Design System, start of the top module:
module System(
	clk,
	rst,
	mbed,
	select,
	GreenBlueServoOut,
	RedServoOut,
	BinRecycleServoOut,
	RedBlueServoOut,
	GreenOtherServoOut,
	dispenseBlueLED,
	dispenseComplete,
	dispenseGreenLED,
	dispenseRedLED,
	mainState,
	mbedOutput,
	results,
	sortBlueLED,
	sortComplete,
	sortGreenLED,
	sortRedLED
);
clock: 3.16 ns
lec_check: 0
abc_area: 0
cap_margin: 20
core_margin: 2
core_utilization: 72
cts_cluster_diameter: 376
cts_cluster_size: 11
hold_slack_margin: 0.29
place_density_lb_addon: 0.12
setup_slack_margin: 0.93
slew_margin: 20
run.sh (not shown) runs the stock make flow with config.mk's settings and CLKGATE_MAP_FILE=.
Rerun with:
- CTS_CLUSTER_DIAMETER: 376 -> 378
Outcome:
- core utilization does not change
- wire length is unchanged
- fmax does not change
- total power stays the same

---

## rev 12
System again, from the RTL that the note above started with.
==> flow/design.v (excerpt) <==
module System(
	clk,
	rst,
	mbed,
	select,
	GreenBlueServoOut,
	RedServoOut,
	BinRecycleServoOut,
	RedBlueServoOut,
	GreenOtherServoOut,
	dispenseBlueLED,
	dispenseComplete,
	dispenseGreenLED,
	dispenseRedLED,
	mainState,
	mbedOutput,
	results,
	sortBlueLED,
	sortComplete,
	sortGreenLED,
	sortRedLED
);
Settings: LEC_CHECK=0, CAP_MARGIN=20, CORE_MARGIN=2, CORE_UTILIZATION=72, CTS_CLUSTER_DIAMETER=380, CTS_CLUSTER_SIZE=10, HOLD_SLACK_MARGIN=0.3, PLACE_DENSITY_LB_ADDON=0.2, SETUP_SLACK_MARGIN=0.94, SLEW_MARGIN=20; clock period 3.16 ns.
## Diff of input files: rev 13 against rev 12
# rev 12
export LEC_CHECK = 0
export CAP_MARGIN = 20
export CORE_MARGIN = 2
export CORE_UTILIZATION = 72
export CTS_CLUSTER_DIAMETER = 380
export CTS_CLUSTER_SIZE = 10
export HOLD_SLACK_MARGIN = 0.3
export PLACE_DENSITY_LB_ADDON = 0.2
export SETUP_SLACK_MARGIN = 0.94
export SLEW_MARGIN = 20
create_clock -name core_clock -period 3.16 [get_ports {clk}]
# rev 13
export LEC_CHECK = 0
export CAP_MARGIN = 20
export CORE_MARGIN = 2
export CORE_UTILIZATION = 72
export CTS_CLUSTER_DIAMETER = 26
export CTS_CLUSTER_SIZE = 10
export PLACE_DENSITY_LB_ADDON = 0.19
export SETUP_SLACK_MARGIN = 0.93
export SLEW_MARGIN = 40
create_clock -name core_clock -period 3.16 [get_ports {clk}]
==> results <==
From rev 12 to rev 13 the numbers moved as follows: final-layout fill cell count -30%; tally of non-filler cells in the final layout +115; clock network fraction of design power +17 points; tightest slew margin relative to the limit +3.8 points; post-layout utilization of the core +7.7 points.
A startpoint of the most critical setup path of b2v_inst.complete is what rev 12 shows, while b2v_inst2.controlSignal[3] belongs to rev 13.
Looking at clock power across rev 12 and rev 13, the one that comes out higher is rev 13.
Rev 12 ended up with sortComplete[0] as its destination of the critical timing path; rev 13 ended up with b2v_inst2.count[4].

---

== build 37 ==
System again, from the RTL that the note above started with.
Settings: LEC_CHECK=0, CAP_MARGIN=20, CORE_MARGIN=2, CORE_UTILIZATION=72, SETUP_SLACK_MARGIN=0.59, SLEW_MARGIN=20; clock period 3.42 ns.
Input changes introduced in build 64 (baseline for comparison: build 37):
diff --git a/flow/config.mk b/flow/config.mk
--- a/flow/config.mk
+++ b/flow/config.mk
@@ -11 +11,2 @@
-export SETUP_SLACK_MARGIN = 0.59
+export PLACE_DENSITY_LB_ADDON = 0.11
+export SETUP_SLACK_MARGIN = 0.93
==> flow/constraint.sdc <==
create_clock -name core_clock -period 3.17 [get_ports {clk}]
set_input_delay 0.6340 -clock core_clock [delete_from_list [all_inputs] [get_ports {clk}]]
set_output_delay 0.6340 -clock core_clock [all_outputs]
set_load 0.01 [all_outputs]
[summary]
- Build 64 went all the way through synthesis, placement and routing and the layout is clean on timing, DRC and antenna.
- On met2 routed wirelength: between build 64 and build 37, it ends up lower for build 37.
- Against build 37, build 64 reports a power that is higher.
- The wire length of the first global-routing pass in build 64 sits 2.7% above the value recorded for build 37.
- Across both runs, worst setup slack before clock tree synthesis was lower for build 64 than for build 37.
- Taking build 37 as the reference, in build 64 fraction of area in registers shows a reduction of 0.66 points; internal power contribution moved up.
- When build 64 is measured against build 37, its number of cells on the critical path turns out 6 higher.
- Number of buffers added for setup after CTS (higher): build 64
- Re hold slack: build 37 was higher than build 64.
Modified inputs, build 1 compared to build 64
diff --git a/flow/config.mk b/flow/config.mk
--- a/flow/config.mk
+++ b/flow/config.mk
@@ -10,3 +10 @@
-export CORE_UTILIZATION = 72
-export PLACE_DENSITY_LB_ADDON = 0.11
-export SETUP_SLACK_MARGIN = 0.93
+export CORE_UTILIZATION = 65
==> flow/constraint.sdc <==
create_clock -name core_clock -period 4.79 [get_ports {clk}]
set_input_delay 0.9580 -clock core_clock [delete_from_list [all_inputs] [get_ports {clk}]]
set_output_delay 0.9580 -clock core_clock [all_outputs]
set_load 0.01 [all_outputs]
--- outcome ---
Build 1 ran to completion and came out clean on the timing, DRC and antenna checks. The sequential share of layout area of build 1 exceeds that of build 64 by 0.72 points. Against build 64, build 1 comes in 1.1 points lower on non-clock buffer share of cell area. In the metrics for build 1 and build 64, the one carrying the higher clock network power consumption is build 64. Wire length of the first global-routing pass | build 1 below build 64. [compare] base=build 64 new=build 1: final critical-path setup slack now larger, per-cell routed wire length now smaller.

---

System again, from the RTL that the note above started with.
==> flow/config.mk <==
export PLATFORM = sky130hd
export DESIGN_NAME = System
export DESIGN_NICKNAME = System
export VERILOG_FILES = /design/flow/design.v
export SDC_FILE = /design/flow/constraint.sdc
export NUM_CORES = 4
export LEC_CHECK = 0
export CAP_MARGIN = 20
export CORE_MARGIN = 2
export CORE_UTILIZATION = 72
export CTS_CLUSTER_DIAMETER = 25
export CTS_CLUSTER_SIZE = 11
export PLACE_DENSITY_LB_ADDON = 0.14
export SETUP_SLACK_MARGIN = 0.93
export SLEW_MARGIN = 20
==> flow/constraint.sdc <==
create_clock -name core_clock -period 3.17 [get_ports {clk}]
set_input_delay 0.6340 -clock core_clock [delete_from_list [all_inputs] [get_ports {clk}]]
set_output_delay 0.6340 -clock core_clock [all_outputs]
set_load 0.01 [all_outputs]
The first run went through all stages and came out clean.
Edit:
Settings changed: ABC_AREA set to 1, CTS_CLUSTER_DIAMETER 25 to 298, CTS_CLUSTER_SIZE 11 to unset, PLACE_DENSITY_LB_ADDON 0.14 to unset, SETUP_SLACK_MARGIN 0.93 to unset.
Clock period 3.17 ns to 4.7 ns, I/O delays scaled along.
Result: The changed run ran to the end with no violations; routed wire length came out lower by 15%; final cell count grows by 19%; design area fell by 3.5%; combinational power came out lower by 21%; worst hold slack gets better by 47 ps; first-iteration DRC count decreases by 16%; worst setup slack gains 270 ps; flip-flop count is unchanged; non-clock buffer count drops by 28.
Edit:
Settings changed: CTS_CLUSTER_DIAMETER 298 to 396, SETUP_SLACK_MARGIN set to 0.36.
Clock period 4.7 ns to 3.25 ns, I/O delays scaled along.
Wire length decreases by 2.2%.
Hold slack is better by 3.2 ps.
Sequential power increases by 44%.
Combinational power went up by 46%.
Register-to-register slack is worse by 1200 ps.
Via count fell by 1.1%.
Edit:
Settings changed: ABC_AREA 1 to unset, CORE_UTILIZATION 72 to 40, CTS_CLUSTER_DIAMETER 396 to unset, SETUP_SLACK_MARGIN 0.36 to unset.
Clock period 3.25 ns to 5.68 ns, I/O delays scaled along.
After rerunning: Cell count shrinks by 11%; wire length shrinks by 10%; utilization shrinks by 35 points; hold slack improves by 21 ps; power shrinks by 41%.

---

run 1:
Starting RTL as in the previous note.
export LEC_CHECK = 0
export CAP_MARGIN = 20
export CORE_ASPECT_RATIO = 0.93
export CORE_MARGIN = 2
export CORE_UTILIZATION = 72
export CTS_CLUSTER_SIZE = 10
export HOLD_SLACK_MARGIN = 0.29
export PLACE_DENSITY_LB_ADDON = 0.17
export SETUP_SLACK_MARGIN = 0.92
export SLEW_MARGIN = 40
create_clock -name core_clock -period 3.16 [get_ports {clk}]
For run 2, these inputs were changed with respect to run 1:
==> flow/config.mk <==
export PLATFORM = sky130hd
export DESIGN_NAME = System
export DESIGN_NICKNAME = System
export VERILOG_FILES = /design/flow/design.v
export SDC_FILE = /design/flow/constraint.sdc
export NUM_CORES = 4
export LEC_CHECK = 0
export CAP_MARGIN = 20
export CORE_MARGIN = 2
export CORE_UTILIZATION = 72
export CTS_CLUSTER_DIAMETER = 28
export CTS_CLUSTER_SIZE = 10
export PLACE_DENSITY_LB_ADDON = 0.19
export SETUP_SLACK_MARGIN = 0.93
export SLEW_MARGIN = 35
### Flow results
Of the two values seen for end of the critical path, b2v_inst3.count[4] was produced by run 2 and mbedOutput[0] by run 1.
Compared with run 1, in run 2 fmax moved down; critical path depth increased 3; power share of the combinational group went down; final instance area saw an increase; final wirelength went up by about 14%.
Between run 1 and run 2, wire length of the first global-routing pass is higher for run 2, run 1 comes in under that.
Run 1 has higher multi-input logic area than run 2.
Run 2 vs run 1: final cell count up
Here is what was changed in the inputs of run 3 compared with run 2.
diff --git a/flow/config.mk b/flow/config.mk
--- a/flow/config.mk
+++ b/flow/config.mk
@@ -10,6 +10,6 @@
 export CORE_UTILIZATION = 72
-export CTS_CLUSTER_DIAMETER = 28
 export CTS_CLUSTER_SIZE = 10
-export PLACE_DENSITY_LB_ADDON = 0.19
-export SETUP_SLACK_MARGIN = 0.93
-export SLEW_MARGIN = 35
+export HOLD_SLACK_MARGIN = -0.08
+export PLACE_DENSITY_LB_ADDON = 0.2
+export SETUP_SLACK_MARGIN = 0.94
+export SLEW_MARGIN = 20
--- outcome ---
Run 3 did not stop at any stage, and its layout met the timing, DRC and antenna checks. Overall power of the completed layout came out lower on run 3 than on run 2. Summary: with run 2 as the reference, routed length per placed instance in run 3 moved down by a little under 10%. Compared run 3 against run 2; cell count after placement within noise. Worst setup timing slack at the placement stage on run 3 is behind run 2. A uppermost signal routing layer after detailed routing of met5 is what run 2 shows, while met4 belongs to run 3. Run 2 → run 3: post-CTS setup buffer count moved down; final instance area moved down; combinational power moved up; total length of routed met3 wires moved down. Total cell area at the placement stage: run 2 vs run 3, no meaningful difference.
## Diff of input files: run 4 against run 3
diff --git a/flow/config.mk b/flow/config.mk
--- a/flow/config.mk
+++ b/flow/config.mk
@@ -10,6 +10,5 @@
 export CORE_UTILIZATION = 72
-export CTS_CLUSTER_SIZE = 10
-export HOLD_SLACK_MARGIN = -0.08
-export PLACE_DENSITY_LB_ADDON = 0.2
-export SETUP_SLACK_MARGIN = 0.94
+export CTS_CLUSTER_SIZE = 23
+export PLACE_DENSITY_LB_ADDON = 0.12
+export SETUP_SLACK_MARGIN = 0.92
 export SLEW_MARGIN = 20
- Looking at capturing instance or port of the critical path, the b2v_inst3.count[12] result is from run 4; the mbedOutput[0] one comes from run 3.
- Register-to-register slack ends up lower on run 4.
- Re buffers plus inverters on the worst setup path: run 3 and run 4 aren't equal, and the higher value belongs to run 3.
- Chip area came out exactly the same in run 3 and run 4.
- Run 4 vs. run 3: fraction of the cycle the final worst path needs moved up; via count moved up.
Setup changes, run 4 to run 5
diff --git a/flow/config.mk b/flow/config.mk
--- a/flow/config.mk
+++ b/flow/config.mk
@@ -7,2 +7,3 @@
 export LEC_CHECK = 0
+export ABC_AREA = 0
 export CAP_MARGIN = 20
@@ -10,5 +11,7 @@
 export CORE_UTILIZATION = 72
-export CTS_CLUSTER_SIZE = 23
+export CTS_CLUSTER_DIAMETER = 354
+export CTS_CLUSTER_SIZE = 10
+export HOLD_SLACK_MARGIN = 0.29
 export PLACE_DENSITY_LB_ADDON = 0.12
-export SETUP_SLACK_MARGIN = 0.92
+export SETUP_SLACK_MARGIN = 0.93
 export SLEW_MARGIN = 20
## What came out
- Run 4 vs run 5, critical path endpoint: b2v_inst3.count[12] vs b2v_inst3.count[4]
- As far as post-synthesis share of cell area spent on and-or and or-and gates goes, run 4 and run 5 are indistinguishable; the numbers are identical.
- On final cell utilization of the core: run 5 sits below run 4.
- Looking at final period utilization, run 5 sits below run 4.
- There was hardly any difference in number of max-cap violations between run 5 and run 4.
- Run 5 ended with more buffers inserted during post-CTS setup optimization than run 4.
- In the flow results for run 5 and run 4, the first-pass GRT wire length is larger on run 4.

---

Setup of run A:
System again, from the RTL that the note above started with.
==> flow/config.mk <==
export PLATFORM = sky130hd
export DESIGN_NAME = System
export DESIGN_NICKNAME = System
export VERILOG_FILES = /design/flow/design.v
export SDC_FILE = /design/flow/constraint.sdc
export NUM_CORES = 4
export LEC_CHECK = 0
export ABC_AREA = 1
export CAP_MARGIN = 0
export CORE_ASPECT_RATIO = 0.5
export CORE_MARGIN = 2
export CORE_UTILIZATION = 72
export CTS_CLUSTER_DIAMETER = 298
export CTS_CLUSTER_SIZE = 14
export PLACE_DENSITY_LB_ADDON = 0.19
export SETUP_SLACK_MARGIN = 0.95
export SLEW_MARGIN = 20
==> flow/constraint.sdc <==
create_clock -name core_clock -period 3.16 [get_ports {clk}]
set_input_delay 0.6320 -clock core_clock [delete_from_list [all_inputs] [get_ports {clk}]]
set_output_delay 0.6320 -clock core_clock [all_outputs]
set_load 0.01 [all_outputs]
Run A: PASS, flow complete, no timing, DRC or antenna violations
Inputs modified between run A and run B:
==> flow/config.mk <==
export PLATFORM = sky130hd
export DESIGN_NAME = System
export DESIGN_NICKNAME = System
export VERILOG_FILES = /design/flow/design.v
export SDC_FILE = /design/flow/constraint.sdc
export NUM_CORES = 4
export LEC_CHECK = 0
export CAP_MARGIN = 20
export CORE_MARGIN = 2
export CORE_UTILIZATION = 72
export CTS_CLUSTER_SIZE = 10
export PLACE_DENSITY_LB_ADDON = 0.19
export SETUP_SLACK_MARGIN = 0.93
export SLEW_MARGIN = 20
Findings:
Comparing run B and run A, the lower detailed-router iteration count before antenna repair is on run B.
The higher global-route usage of run B and run A is in run A.
Run B reports a lower first-iteration DRC count than run A does.
Going from run A to run B, simple logic cell fraction of the synthesized area lower, routed wire length lower, first-pass GRT wire length lower.
Run B: area after synthesis lower than run A
Compared with run A, run B ends up with a smaller final cell area.
Run B ended with less effective utilization at floorplan than run A.
Re time the final worst path needs with I/O delays and setup: run B and run A aren't equal, and the lower value belongs to run A.
### run B -> run C
--- a/flow/config.mk
+++ b/flow/config.mk
@@ -10,5 +10,4 @@
 export CORE_UTILIZATION = 72
-export CTS_CLUSTER_SIZE = 10
-export PLACE_DENSITY_LB_ADDON = 0.19
-export SETUP_SLACK_MARGIN = 0.93
+export HOLD_SLACK_MARGIN = -0.08
+export SETUP_SLACK_MARGIN = 0.77
 export SLEW_MARGIN = 20
Findings:
met3 wire length was higher in the run labelled run C.
For run B, the first element of the critical path was b2v_inst2.state[4], unlike run C, where it was mbed[2].
Cmp run C vs run B: met2 track demand over resource lower in run C
Of run C and run B, it is run C that has the higher met1 global-route usage.
Relative to run C, the following input files were edited for run D:
--- a/flow/config.mk
+++ b/flow/config.mk
@@ -10,4 +10,6 @@
 export CORE_UTILIZATION = 72
-export HOLD_SLACK_MARGIN = -0.08
-export SETUP_SLACK_MARGIN = 0.77
+export CTS_CLUSTER_SIZE = 10
+export HOLD_SLACK_MARGIN = 0.29
+export PLACE_DENSITY_LB_ADDON = 0.12
+export SETUP_SLACK_MARGIN = 0.92
 export SLEW_MARGIN = 20
[summary]
Run D closes out successfully: all stages finished, all timing, DRC and antenna checks passed.
The final area on run D is in line with that on run C.
As of run D, combinational power had risen by a few percent compared to run C.
Run D: setup slack 130 ps above run C
Total power of run D is lower than that of run C.
Number of cells on the worst reg-to-reg path (lower): run C
## Diff of input files: run E against run D
--- a/flow/config.mk
+++ b/flow/config.mk
@@ -7,2 +7,3 @@
 export LEC_CHECK = 0
+export ABC_AREA = 0
 export CAP_MARGIN = 20
@@ -10,2 +11,3 @@
 export CORE_UTILIZATION = 72
+export CTS_CLUSTER_DIAMETER = 61
 export CTS_CLUSTER_SIZE = 10
@@ -13,3 +15,3 @@
 export PLACE_DENSITY_LB_ADDON = 0.12
-export SETUP_SLACK_MARGIN = 0.92
+export SETUP_SLACK_MARGIN = 0.93
 export SLEW_MARGIN = 20
Results
From run E to run D, width of the die did not move at all.
Going from run D to run E, global-route usage lost 0.41 points; number of buffers and inverters on the critical path shows an increase of 3; via count of the routed design fell by 84; area share of buffers outside the clock network decreased by 0.21 points relative to the old numbers.
Run E ended up with select[0] as its startpoint of the most critical setup path; run D ended up with mbed[1].
Power is estimated from default activity; no workload was simulated.
